// connect_four
module connect_four(
    input clock,
    input reset,                        
    input rbtn, lbtn, mbtn, bbtn,
    output logic [7:0] row, greenColumn, blueColumn  
    );
    logic inter_clock, db_mbtn, db_bbtn, db_lbtn, db_rbtn;
    logic [7:0][7:0] blue_gridTest, green_gridTest;
    logic [2:0] position;
    logic [7:0] topRow;
    clk_div MYCLOCK (
        .clk(clock),
        .reset(reset),
        .sclk(inter_clock)
    );   
    debounce_one_shot debouncer1 (
        .CLK(clock),
        .EN(inter_clock),
        .RST(reset),
        .BTN(mbtn),
        .DB_BTN(db_mbtn)
    );
    debounce_one_shot debouncer2 (
        .CLK(clock),
        .EN(inter_clock),
        .RST(reset),
        .BTN(bbtn),
        .DB_BTN(db_bbtn)
    );
    debounce_one_shot debouncer3 (   
        .CLK(clock),
        .EN(inter_clock),
        .RST(reset),
        .BTN(rbtn),
        .DB_BTN(db_rbtn)
    );
    debounce_one_shot debouncer4 (   
        .CLK(clock),
        .EN(inter_clock),
        .RST(reset),
        .BTN(lbtn),
        .DB_BTN(db_lbtn)
    );
    position_mover mover(
        .RBTN(db_rbtn),
        .LBTN(db_lbtn),
        .rst(db_bbtn),
        .clock(clock),
        .en(inter_clock),
        .reset(reset),
        .columnPosition(position)
    );
    game_state game(
        .clock(clock),
        .en(inter_clock),
        .reset(reset),
        .rst(db_bbtn),
        .select(db_mbtn),
        .columnPosition(position),
        .green_grid(green_gridTest),
        .blue_grid(blue_gridTest)
    );
    matrix_driver driver (
        .clock(clock),
        .en(inter_clock),
        .reset(reset),
        .blue_grid(blue_gridTest),
        .green_grid(green_gridTest),
        .green_driver(greenColumn),
        .blue_driver(blueColumn),
        .row_driver(row)
    );
endmodule
Size in the first run: ~250 flip-flops, ~30 I/O pins, about 13,000 um2 of cells after synthesis.
==> flow/config.mk <==
export PLATFORM = sky130hd
export DESIGN_NAME = connect_four
export DESIGN_NICKNAME = connect_four
export VERILOG_FILES = /design/flow/design.v
export SDC_FILE = /design/flow/constraint.sdc
export NUM_CORES = 4
export LEC_CHECK = 0
export ABC_AREA = 1
export CAP_MARGIN = 20
export CORE_MARGIN = 2
export CORE_UTILIZATION = 71
export PLACE_DENSITY = 0.39
export SLEW_MARGIN = 20
==> flow/constraint.sdc <==
create_clock -name core_clock -period 2.76 [get_ports {clock}]
set_input_delay 0.5520 -clock core_clock [delete_from_list [all_inputs] [get_ports {clock}]]
set_output_delay 0.5520 -clock core_clock [all_outputs]
set_load 0.01 [all_outputs]
run.sh (not shown) runs the stock make flow with config.mk's settings and CLKGATE_MAP_FILE=.
Edit:
--- a/flow/config.mk
+++ b/flow/config.mk
@@ -6,8 +6,7 @@
 export NUM_CORES = 4
 export LEC_CHECK = 0
-export ABC_AREA = 1
 export CAP_MARGIN = 20
 export CORE_MARGIN = 2
-export CORE_UTILIZATION = 71
-export PLACE_DENSITY = 0.39
+export CORE_UTILIZATION = 52
+export PLACE_DENSITY = 0.6
 export SLEW_MARGIN = 20
==> flow/constraint.sdc (replaced) <==
create_clock -name core_clock -period 6.63 [get_ports {clock}]
set_input_delay 1.3260 -clock core_clock [delete_from_list [all_inputs] [get_ports {clock}]]
set_output_delay 1.3260 -clock core_clock [all_outputs]
set_load 0.01 [all_outputs]
What happened: Critical path depth came out lower by 2; core utilization came out lower by 23 points; global-route usage came out lower by 11 points; routed wire length came out lower by about 16%; via count came out lower by 25%; worst setup slack is better by 2.1 ns; cell count came out lower by about 24%; register-to-register slack is better by 2.2 ns; flip-flop count stays the same; worst hold slack is better by 0.016 ns; total power came out lower by about 57%.


Starting RTL as in the previous note.
==> flow/config.mk <==
export PLATFORM = sky130hd
export DESIGN_NAME = connect_four
export DESIGN_NICKNAME = connect_four
export VERILOG_FILES = /design/flow/design.v
export SDC_FILE = /design/flow/constraint.sdc
export NUM_CORES = 4
export LEC_CHECK = 0
export CAP_MARGIN = 20
export CORE_MARGIN = 2
export CORE_UTILIZATION = 40
export CTS_CLUSTER_DIAMETER = 231
export GPL_TIMING_DRIVEN = 0
export SLEW_MARGIN = 20
export TNS_END_PERCENT = 95
==> flow/constraint.sdc <==
create_clock -name core_clock -period 10.0 [get_ports {clock}]
set_input_delay 2.0000 -clock core_clock [delete_from_list [all_inputs] [get_ports {clock}]]
set_output_delay 2.0000 -clock core_clock [all_outputs]
set_load 0.01 [all_outputs]
Then changed:
Settings changed: ABC_AREA set to 1, CORE_UTILIZATION 40 to 65, CTS_CLUSTER_DIAMETER 231 to unset, GPL_TIMING_DRIVEN 0 to unset, PLACE_DENSITY set to 0.6, TNS_END_PERCENT 95 to unset.
Clock period 10.0 ns to 3.25 ns, I/O delays scaled along.
What happened: The new run finished with timing, DRC and antenna clean; utilization increases by 28 points; clock power climbs to 3.2 times its value; clock skew goes down by 0.017 ns; wire length grows by 2.4%; hold slack loses 0.030 ns; cell count came out higher by 23%; non-clock buffer count shrinks by 46; die size drops by 32%.
No activity file was given, so power comes from the tool's default toggle rates.
